Setup of v1:
==> flow/design.v <==
module baud_gen #(
    parameter DIV_WIDTH = 20
)(
    input  wire                 clk,
    input  wire                 rst_n,
    input  wire [DIV_WIDTH-1:0] divisor,
    output reg                  tick_16x
);
    reg [DIV_WIDTH-1:0] counter;
    always @(posedge clk or negedge rst_n) begin
        if (!rst_n) begin
            counter  <= 0;
            tick_16x <= 0;
        end else begin
            if (divisor <= 1) begin
                tick_16x <= 1'b0;
                counter  <= 0;
            end
            else if (counter == divisor - 1) begin
                tick_16x <= 1'b1;
                counter  <= 0;
            end 
            else begin
                tick_16x <= 1'b0;
                counter  <= counter + 1;
            end
        end
    end
endmodule
module sync_fifo #(
    parameter DATA_WIDTH = 8,
    parameter DEPTH      = 16
)(
    input  wire                  clk,
    input  wire                  rst_n,
    input  wire                  wr_en,
    input  wire [DATA_WIDTH-1:0] din,
    input  wire                  rd_en,
    output wire [DATA_WIDTH-1:0] dout,  
    output wire                  full,
    output wire                  empty
);
    localparam PTR_WIDTH = $clog2(DEPTH);
    reg [DATA_WIDTH-1:0] mem [0:DEPTH-1];
    reg [PTR_WIDTH:0]    count;
    reg [PTR_WIDTH-1:0]  wr_ptr, rd_ptr;
    assign dout  = mem[rd_ptr];
    assign full  = (count == DEPTH);
    assign empty = (count == 0);
    always @(posedge clk or negedge rst_n) begin
        if (!rst_n) begin
            count  <= 0;
            wr_ptr <= 0;
            rd_ptr <= 0;
        end else begin
            case ({wr_en && !full, rd_en && !empty})
                2'b10: begin  
                    mem[wr_ptr] <= din;
                    wr_ptr      <= (wr_ptr == DEPTH-1) ? 0 : wr_ptr + 1;
                    count       <= count + 1;
                end
                2'b01: begin  
                    rd_ptr      <= (rd_ptr == DEPTH-1) ? 0 : rd_ptr + 1;
                    count       <= count - 1;
                end
                2'b11: begin  
                    mem[wr_ptr] <= din;
                    wr_ptr      <= (wr_ptr == DEPTH-1) ? 0 : wr_ptr + 1;
                    rd_ptr      <= (rd_ptr == DEPTH-1) ? 0 : rd_ptr + 1;
                end
                default: ; 
            endcase
        end
    end
endmodule
module uart_tx (
    input  wire       clk,
    input  wire       rst_n,
    input  wire       tx_start,     
    input  wire [7:0] din,          
    input  wire       s_tick,
    output reg        tx_busy,     
    output reg        tx
);
    localparam [1:0] IDLE=0, START=1, DATA=2, STOP=3;
    reg [1:0] state, next_state;
    reg [3:0] s_count;
    reg [2:0] n_count;
    reg [7:0] tx_reg;
    always @(posedge clk or negedge rst_n) begin
        if (!rst_n) begin
            state   <= IDLE;
            s_count <= 0;
            n_count <= 0;
            tx_reg  <= 0;
            tx      <= 1'b1;
        end else begin
            state <= next_state;
            case (state)
                IDLE: begin
                    tx <= 1'b1;
                    if (tx_start) begin
                        tx_reg  <= din;
                        s_count <= 0;
                    end
                end
                START: begin
                    tx <= 1'b0;
                    n_count <= 0; 
                    if (s_tick) s_count <= (s_count == 15) ? 0 : s_count + 1;
                end
                DATA: begin
                    tx <= tx_reg[0];  
                    if (s_tick) begin
                        if (s_count == 15) begin
                            s_count <= 0;
                            tx_reg  <= tx_reg >> 1;
                            if (n_count < 7) n_count <= n_count + 1;
                        end else s_count <= s_count + 1;
                    end
                end
                STOP: begin
                    tx <= 1'b1;
                    if (s_tick) begin
                        if (s_count == 15) s_count <= 0;
                        else s_count <= s_count + 1;
                    end
                end
            endcase
        end
    end
    always @(*) begin
        next_state = state;
        tx_busy    = 1'b1; 
        case (state)
            IDLE: begin
                tx_busy = 1'b0; 
                if (tx_start) next_state = START;
            end
            START: if (s_tick && s_count == 15) next_state = DATA;
            DATA:  if (s_tick && s_count == 15 && n_count == 7) next_state = STOP;
            STOP:  if (s_tick && s_count == 15) next_state = IDLE;
        endcase
    end
endmodule
module uart_rx (
    input  wire       clk,
    input  wire       rst_n,
    input  wire       rx,          
    input  wire       s_tick,
    output reg  [7:0] dout,
    output reg        rx_done_tick
);
    localparam [1:0] IDLE=0, START=1, DATA=2, STOP=3;
    reg [1:0] state, next_state;
    reg [3:0] s_count;
    reg [2:0] n_count;
    reg [7:0] rx_reg;
    always @(posedge clk or negedge rst_n) begin
        if (!rst_n) begin
            state   <= IDLE;
            s_count <= 0;
            n_count <= 0;
            rx_reg  <= 0;
            dout    <= 0;
            rx_done_tick <= 0;
        end else begin
            state <= next_state;
            rx_done_tick <= 1'b0;
            case (state)
                IDLE: if (~rx) s_count <= 0;
                START: begin
                    n_count <= 0;  
                    if (s_tick) s_count <= (s_count == 7) ? 0 : s_count + 1;
                end
                DATA: if (s_tick) begin
                    if (s_count == 15) begin
                        s_count <= 0;
                        rx_reg <= {rx, rx_reg[7:1]};
                        if (n_count < 7) n_count <= n_count + 1;
                    end else s_count <= s_count + 1;
                end
                STOP: if (s_tick) begin
                    if (s_count == 15) begin
                         rx_done_tick <= 1'b1;
                         dout <= rx_reg;
                         s_count <= 0;
                    end else s_count <= s_count + 1;
                end
            endcase
        end
    end
    always @(*) begin
        next_state = state;
        case (state)
            IDLE:  if (~rx) next_state = START;
            START: if (s_tick && s_count == 7) next_state = (~rx) ? DATA : IDLE;
            DATA:  if (s_tick && s_count == 15 && n_count == 7) next_state = STOP;
            STOP:  if (s_tick && s_count == 15) next_state = IDLE;
        endcase
    end
endmodule
    module apb_uart (
    input  wire        pclk,
    input  wire        presetn,
    input  wire [31:0] paddr,
    input  wire        psel,
    input  wire        penable,
    input  wire        pwrite,
    input  wire [31:0] pwdata,
    output reg  [31:0] prdata,
    output wire        pready,
    output wire        pslverr,
    output wire        tx_o,
    input  wire        rx_i
);
    initial begin
        if (16 < 2) $error("FIFO DEPTH must be >= 2");
    end
    wire rst_n = presetn; 
    assign pready  = 1'b1;   
    assign pslverr = 1'b0;
    reg rx_sync1, rx_sync2;
    always @(posedge pclk or negedge rst_n) begin
        if (!rst_n) begin
            rx_sync1 <= 1'b1;
            rx_sync2 <= 1'b1;
        end else begin
            rx_sync1 <= rx_i;
            rx_sync2 <= rx_sync1; 
        end
    end
    reg  [19:0] baud_divisor;
    wire        s_tick;
    wire [7:0]  tx_fifo_out, rx_fifo_out, rx_data_raw;
    wire        tx_full, tx_empty, rx_full, rx_empty;
    wire        rx_done_tick;
    wire        uart_tx_busy;
    reg         tx_fifo_rd_en;
    reg         uart_tx_start;
    reg  [7:0]  uart_tx_data_latched;
    wire wr_en = psel & penable & pwrite;
    wire rd_en = psel & penable & ~pwrite;
    wire [3:0] addr = paddr[3:0];
    localparam [1:0] S_TX_IDLE = 0, S_TX_POP = 1, S_TX_START = 2;
    reg [1:0] tx_fsm_state;
    always @(posedge pclk or negedge rst_n) begin
        if (!rst_n) begin
            tx_fsm_state   <= S_TX_IDLE;
            tx_fifo_rd_en  <= 0;
            uart_tx_start  <= 0;
            uart_tx_data_latched <= 0;
        end else begin
            tx_fifo_rd_en <= 0;
            uart_tx_start <= 0;
            case (tx_fsm_state)
                S_TX_IDLE: begin
                    if (!tx_empty && !uart_tx_busy && !uart_tx_start) begin  
                        tx_fifo_rd_en <= 1; 
                        uart_tx_data_latched <= tx_fifo_out;
                        tx_fsm_state <= S_TX_START;
                    end
                end
                S_TX_START: begin
                    uart_tx_start <= 1; 
                    tx_fsm_state  <= S_TX_IDLE;
                end
                default: tx_fsm_state <= S_TX_IDLE;
            endcase
        end
    end
    always @(posedge pclk or negedge rst_n) begin
        if (!rst_n) baud_divisor <= 20'd325;
        else if (wr_en && addr == 4'h08) baud_divisor <= pwdata[19:0];
    end
    always @(*) begin
        prdata = 32'b0;
        case (addr)
            4'h00: prdata = {24'b0, rx_fifo_out}; 
            4'h04: prdata = {30'b0, rx_empty, tx_full};
            4'h08: prdata = {12'b0, baud_divisor};
            default: prdata = 32'b0;
        endcase
    end
    baud_gen #(.DIV_WIDTH(20)) u_baud (
        .clk(pclk), .rst_n(rst_n),
        .divisor(baud_divisor), .tick_16x(s_tick)
    );
    sync_fifo #(.DATA_WIDTH(8), .DEPTH(16)) u_tx_fifo (
        .clk(pclk), .rst_n(rst_n),
        .wr_en(wr_en && (addr == 4'h00)),
        .din(pwdata[7:0]),
        .rd_en(tx_fifo_rd_en), 
        .dout(tx_fifo_out), 
        .full(tx_full), .empty(tx_empty)
    );
    uart_tx u_tx (
        .clk(pclk), .rst_n(rst_n),
        .tx_start(uart_tx_start),
        .din(uart_tx_data_latched),
        .s_tick(s_tick),
        .tx_busy(uart_tx_busy),
        .tx(tx_o)
    );
    sync_fifo #(.DATA_WIDTH(8), .DEPTH(16)) u_rx_fifo (
        .clk(pclk), .rst_n(rst_n),
        .wr_en(rx_done_tick),
        .din(rx_data_raw),
        .rd_en(rd_en && (addr == 4'h00)),
        .dout(rx_fifo_out),
        .full(rx_full), .empty(rx_empty)
    );
    uart_rx u_rx (
        .clk(pclk), .rst_n(rst_n),
        .rx(rx_sync2), 
        .s_tick(s_tick),
        .dout(rx_data_raw),
        .rx_done_tick(rx_done_tick)
    );
endmodule
make LEC_CHECK=0 ABC_AREA=1 CAP_MARGIN=20 CORE_MARGIN=2 CORE_UTILIZATION=72 CTS_CLUSTER_DIAMETER=361 CTS_CLUSTER_SIZE=16 PLACE_DENSITY_LB_ADDON=0.01 SLEW_MARGIN=20 finish   # period 2.73 ns
run.sh (not shown) runs the stock make flow with config.mk's settings and CLKGATE_MAP_FILE=.
v1 finished all stages; layout check result: FAIL, due to setup timing.
--- input diff v1..v23 ---
Settings: CORE_UTILIZATION changed from 72 to 40; PLACE_DENSITY_LB_ADDON removed (was 0.01); ABC_AREA removed (was 1); CTS_CLUSTER_SIZE removed (was 16); CTS_CLUSTER_DIAMETER removed (was 361); the clock period (ns, I/O delays scaled along) changed from 2.73 to 2.76.
## What came out
- v1: all stages done; final checks FAILED (setup timing).
- The final report for v23 shows a completed flow and a layout that fails verification, specifically setup timing.
- Of v1 and v23, v1 shows the higher last weighted congestion value of the routability-driven placer, with v23 below it.
- Type of the tightest min-delay check: register to register -> v23, input pin to asynchronous set/reset pin -> v1
- Higher power consumption was reported by v23, not v1.
- Of v1 and v23, v1 shows the higher number of cells in the yosys synthesis report, with v23 below it.
- Note that the non-clock inverter total of the final layout recorded for v23 amounts to 0.22 times the value seen in v1.
- v1 vs v23, prevailing logic family in the synthesized netlist: simple AND/OR/NAND/NOR gates vs AND-OR/OR-AND gates
- Of v23 and v1, it is v23 that has the lower number of nets in the layout.
- [compare] base=v1 new=v23: final design instance area without fill now sits higher, length in cells of the worst reg-to-reg path now sits lower, synthesized cell count now sits lower.
Power figures rest on the tool's default switching activity, not on a simulated workload.
